## v56
==> flow/design.v (excerpt) <==
module copyEngine  #(
    parameter DATA_WIDTH       = 64,
    parameter ADDR_WIDTH       = 32,
    parameter LEN              = 16,
    parameter FULL_WORD_SIZE   = DATA_WIDTH / 8
) (
    input                             rstn,
    input                             clk,
    input                             src_dw_sel_i, 
    input                             dst_dw_sel_i, 
    input                             copy_i,
    input                             set_i,
    input        [7:0]                setVal_i,
    input                             flush_i,
    input        [LEN-1:0]            len_i,
    input        [ADDR_WIDTH-1:0]     src_i,
    input        [ADDR_WIDTH-1:0]     dst_i,
    output logic                      done_o,
    output logic                      mem_re_r,
    output logic [ADDR_WIDTH-1:0]     mem_rad_r,
    input                             mem_rreq_rdy,
    input        [DATA_WIDTH-1:0]     mem_rdat,
    input                             mem_rdat_rdy,
    output logic [FULL_WORD_SIZE-1:0] mem_bwe_r,
    output logic [ADDR_WIDTH-1:0]     mem_wad_r,
    output logic [DATA_WIDTH-1:0]     mem_wdat_r,
    input                             mem_wreq_rdy,
    output logic                      flush_r,
    output logic [ADDR_WIDTH-1:0]     cmd_adr_r,
    input                             cmd_rdy
);
Settings: LEC_CHECK=0, ABC_AREA=0, CAP_MARGIN=20, CORE_ASPECT_RATIO=1.08, CORE_MARGIN=4, CORE_UTILIZATION=54, CTS_CLUSTER_DIAMETER=326, MAX_ROUTING_LAYER=met5, SETUP_SLACK_MARGIN=0.92, SLEW_MARGIN=15, TNS_END_PERCENT=70; clock period 5.61 ns.
run.sh (not shown) runs the stock make flow with config.mk's settings and CLKGATE_MAP_FILE=.
The final report for v56 shows a completed flow and a layout that fails verification, specifically negative setup slack.
Changes in v57 relative to v56:
Settings: SETUP_SLACK_MARGIN removed (was 0.92); CORE_ASPECT_RATIO removed (was 1.08); CORE_UTILIZATION changed from 54 to 72; CORE_MARGIN changed from 4 to 2; MAX_ROUTING_LAYER removed (was met5); SLEW_MARGIN changed from 15 to 20; CTS_CLUSTER_DIAMETER removed (was 326); ABC_AREA removed (was 0); TNS_END_PERCENT removed (was 70); the clock period (ns, I/O delays scaled along) changed from 5.61 to 2.68.
==> comparison <==
- As far as post-synthesis cell area goes, v56 and v57 are indistinguishable; the numbers are identical.
- Against v56 as the reference, v57 delivers a lower floorplan core area.
- Compared with v56, v57 shows a lower die area.
- The worst slack at placement of v57 is lower than that of v56.
- What ended v57 was a tool error in clock tree synthesis (4_1_cts); the run never finished.
Here is what was changed in the inputs of v14 compared with v57.
Settings: a change of CORE_UTILIZATION from 72 to 40; a change of the clock period (ns, I/O delays scaled along) from 2.68 to 14.6.
==> comparison <==
- Both conditions hold for v14: the flow ran to the end and the final layout passed the timing, DRC and antenna checks.
- Compared with v57, v14 shows site row count higher by 32.
- Re vertical die dimension: v57 and v14 aren't equal, and the higher value belongs to v14.
- Compared with v57, in v14 die extent in x increased by 87 um relative to the old numbers, core box area higher, initial core utilization moved down, post-synthesis instance area did not really move.
- Floorplan check, v14 vs v57: die outline larger in v14
- Cell count after placement on v14 is down relative to v57.
- Going from v57 to v14, synthesized cell count saw little to no change, sum of net half-perimeters after detailed placement decreased about 26%, standard cell area after detailed placement shrank by 5100 um2.

* * *

before:
copyEngine again, from the RTL that the note above started with.
Design copyEngine, start of the top module:
module copyEngine  #(
    parameter DATA_WIDTH       = 64,
    parameter ADDR_WIDTH       = 32,
    parameter LEN              = 16,
    parameter FULL_WORD_SIZE   = DATA_WIDTH / 8
) (
    input                             rstn,
    input                             clk,
    input                             src_dw_sel_i, 
    input                             dst_dw_sel_i, 
    input                             copy_i,
    input                             set_i,
    input        [7:0]                setVal_i,
    input                             flush_i,
    input        [LEN-1:0]            len_i,
    input        [ADDR_WIDTH-1:0]     src_i,
    input        [ADDR_WIDTH-1:0]     dst_i,
    output logic                      done_o,
    output logic                      mem_re_r,
    output logic [ADDR_WIDTH-1:0]     mem_rad_r,
    input                             mem_rreq_rdy,
    input        [DATA_WIDTH-1:0]     mem_rdat,
    input                             mem_rdat_rdy,
    output logic [FULL_WORD_SIZE-1:0] mem_bwe_r,
    output logic [ADDR_WIDTH-1:0]     mem_wad_r,
    output logic [DATA_WIDTH-1:0]     mem_wdat_r,
    input                             mem_wreq_rdy,
    output logic                      flush_r,
    output logic [ADDR_WIDTH-1:0]     cmd_adr_r,
    input                             cmd_rdy
);
==> flow/config.mk <==
export PLATFORM = sky130hd
export DESIGN_NAME = copyEngine
export DESIGN_NICKNAME = copyEngine
export VERILOG_FILES = /design/flow/design.v
export SDC_FILE = /design/flow/constraint.sdc
export NUM_CORES = 4
export LEC_CHECK = 0
export ABC_AREA = 0
export CAP_MARGIN = 20
export CORE_ASPECT_RATIO = 1.08
export CORE_MARGIN = 4
export CORE_UTILIZATION = 72
export CTS_CLUSTER_DIAMETER = 33
export CTS_CLUSTER_SIZE = 58
export MAX_ROUTING_LAYER = met5
export PLACE_DENSITY_LB_ADDON = 0.0
export SETUP_SLACK_MARGIN = 2.2
export SLEW_MARGIN = 15
export TNS_END_PERCENT = 70
==> flow/constraint.sdc <==
create_clock -name core_clock -period 7.11 [get_ports {clk}]
set_input_delay 1.4220 -clock core_clock [delete_from_list [all_inputs] [get_ports {clk}]]
set_output_delay 1.4220 -clock core_clock [all_outputs]
set_load 0.01 [all_outputs]
For before, the flow was terminated by a tool error in global routing (5_1_grt) and produced no final design.
For after, these inputs were changed with respect to before:
Settings: PLACE_DENSITY_LB_ADDON no longer set, was 0.0; CTS_CLUSTER_DIAMETER no longer set, was 33; MAX_ROUTING_LAYER no longer set, was met5; CORE_MARGIN now 2, was 4; SLEW_MARGIN now 20, was 15; CORE_UTILIZATION now 69, was 72; CTS_CLUSTER_SIZE no longer set, was 58; TNS_END_PERCENT no longer set, was 70; ABC_AREA now 1, was 0; SETUP_SLACK_MARGIN no longer set, was 2.2; CORE_ASPECT_RATIO no longer set, was 1.08; the clock period (ns, I/O delays scaled along) now 4.34, was 7.11.
--- outcome ---
before did not finish; the tool stopped in global routing (5_1_grt) with error GRT-0116. Final checks on after, whose flow otherwise completed, came back failing, citing negative setup slack. Re and-or/or-and share of the synthesized area: before and after aren't equal, and the lower value belongs to before. Summary of after over before: synthesized area grew by 3.8%, placer congestion estimate went down 0.39%, post-CTS repair timing setup buffer count up 6, synthesized cell count saw an increase, die size higher. | H-tree depth | after vs before | 1 lower |. As far as number of input and output port buffers inserted goes, after and before are indistinguishable; the numbers are identical. The worst slack after detailed placement reported for after is smaller than that of before by 1730 ps.

* * *

copyEngine again, from the RTL that the note above started with.
export LEC_CHECK = 0
export CAP_MARGIN = 20
export CORE_MARGIN = 2
export CORE_UTILIZATION = 72
export CTS_CLUSTER_DIAMETER = 363
export CTS_CLUSTER_SIZE = 14
export PLACE_DENSITY_LB_ADDON = 0.01
export SETUP_SLACK_MARGIN = 0.79
export SLEW_MARGIN = 20
create_clock -name core_clock -period 2.73 [get_ports {clk}]
The starting point stopped in 4_1_cts.
Change:
--- a/flow/config.mk
+++ b/flow/config.mk
@@ -10,5 +10 @@
-export CORE_UTILIZATION = 72
-export CTS_CLUSTER_DIAMETER = 363
-export CTS_CLUSTER_SIZE = 14
-export PLACE_DENSITY_LB_ADDON = 0.01
-export SETUP_SLACK_MARGIN = 0.79
+export CORE_UTILIZATION = 70
==> flow/constraint.sdc (replaced) <==
create_clock -name core_clock -period 3.36 [get_ports {clk}]
set_input_delay 0.6720 -clock core_clock [delete_from_list [all_inputs] [get_ports {clk}]]
set_output_delay 0.6720 -clock core_clock [all_outputs]
set_load 0.01 [all_outputs]
Result: The changed run failed in 5_1_grt. Die size came out higher by a few percent. Area after synthesis is unchanged. Synthesized cell count does not change.
Change:
--- a/flow/config.mk
+++ b/flow/config.mk
@@ -10 +10,4 @@
-export CORE_UTILIZATION = 70
+export CORE_UTILIZATION = 65
+export CTS_CLUSTER_SIZE = 50
+export HOLD_SLACK_MARGIN = 0.29
+export SETUP_SLACK_MARGIN = 1.85
==> flow/constraint.sdc (replaced) <==
create_clock -name core_clock -period 7.21 [get_ports {clk}]
set_input_delay 1.4420 -clock core_clock [delete_from_list [all_inputs] [get_ports {clk}]]
set_output_delay 1.4420 -clock core_clock [all_outputs]
set_load 0.01 [all_outputs]
The changed run finished with negative setup slack left.
Synthesized cell count does not change.
Die area went up by a little under a tenth.
Synthesized area does not change.
Change:
--- a/flow/config.mk
+++ b/flow/config.mk
@@ -7,0 +8 @@
+export ABC_AREA = 1
@@ -10,4 +11 @@
-export CORE_UTILIZATION = 65
-export CTS_CLUSTER_SIZE = 50
-export HOLD_SLACK_MARGIN = 0.29
-export SETUP_SLACK_MARGIN = 1.85
+export CORE_UTILIZATION = 72
@@ -14,0 +13 @@
+export TNS_END_PERCENT = 5
==> flow/constraint.sdc (replaced) <==
create_clock -name core_clock -period 2.35 [get_ports {clk}]
set_input_delay 0.4700 -clock core_clock [delete_from_list [all_inputs] [get_ports {clk}]]
set_output_delay 0.4700 -clock core_clock [all_outputs]
set_load 0.01 [all_outputs]
Effect:
- This time the run failed in 5_1_grt
- die size falls by a few percent
- synthesized area rises by a few percent
- synthesized cell count rises by well over a third

* * *

Setup of xenon:
copyEngine again, from the RTL that the note above started with.
clock: 3.77 ns
lec_check: 0
abc_area: 1
cap_margin: 20
core_aspect_ratio: 1.42
core_margin: 2
core_utilization: 72
cts_cluster_diameter: 171
cts_cluster_size: 10
slew_margin: 20
xenon | ERROR | global routing (5_1_grt)
The following lists how nickel was set up differently from xenon:
Settings: removing CORE_ASPECT_RATIO (formerly 1.42); removing CTS_CLUSTER_DIAMETER (formerly 171); removing ABC_AREA (formerly 1); removing CTS_CLUSTER_SIZE (formerly 10); changing CORE_UTILIZATION from 72 to 32; changing the clock period (ns, I/O delays scaled along) from 3.77 to 13.5.
## What came out
- Summary of nickel over xenon: placer congestion estimate decreased by about 15% relative to the old numbers.
- The remaining runs in xenon and nickel completed every stage, whereas xenon halted early.
- xenon: GRT-0232 in global routing (5_1_grt) -> run aborted
- Looking at total of cells resized after clock tree synthesis, nickel sits 166 lower than xenon does.
- Diff xenon..nickel | arithmetic-cell share of the synthesized area counting full adders, half adders and majority gates | negligible
- Re parity-gate share of the synthesized area counting xor and xnor cells: xenon and nickel aren't equal, and the higher value belongs to xenon.
- Area fraction in mux cells: xenon and nickel compared, higher one is nickel
- Of nickel and xenon, it is nickel that has the lower area figure in the yosys stat output.
- In the metrics for xenon and nickel, the one carrying the higher post-CTS repair timing setup buffer count is xenon.
#### Input delta (indigo over nickel)
Settings: an added CORE_ASPECT_RATIO of 1.42; an added ABC_AREA of 1; a change of CORE_UTILIZATION from 32 to 72; a change of the clock period (ns, I/O delays scaled along) from 13.5 to 3.77.
### Flow results
indigo | ERROR | global routing (5_1_grt)
Against nickel, number of placement rows in indigo fell by more than 10%.
Lower mean instance size in the synthesized netlist goes to indigo over nickel.
Taking nickel as 1.0, indigo lands at 0.811 on height of the die.
indigo against nickel: mapped cell area +3.8%; die area -53%; total cell area reported by yosys after synthesis +3.8%.
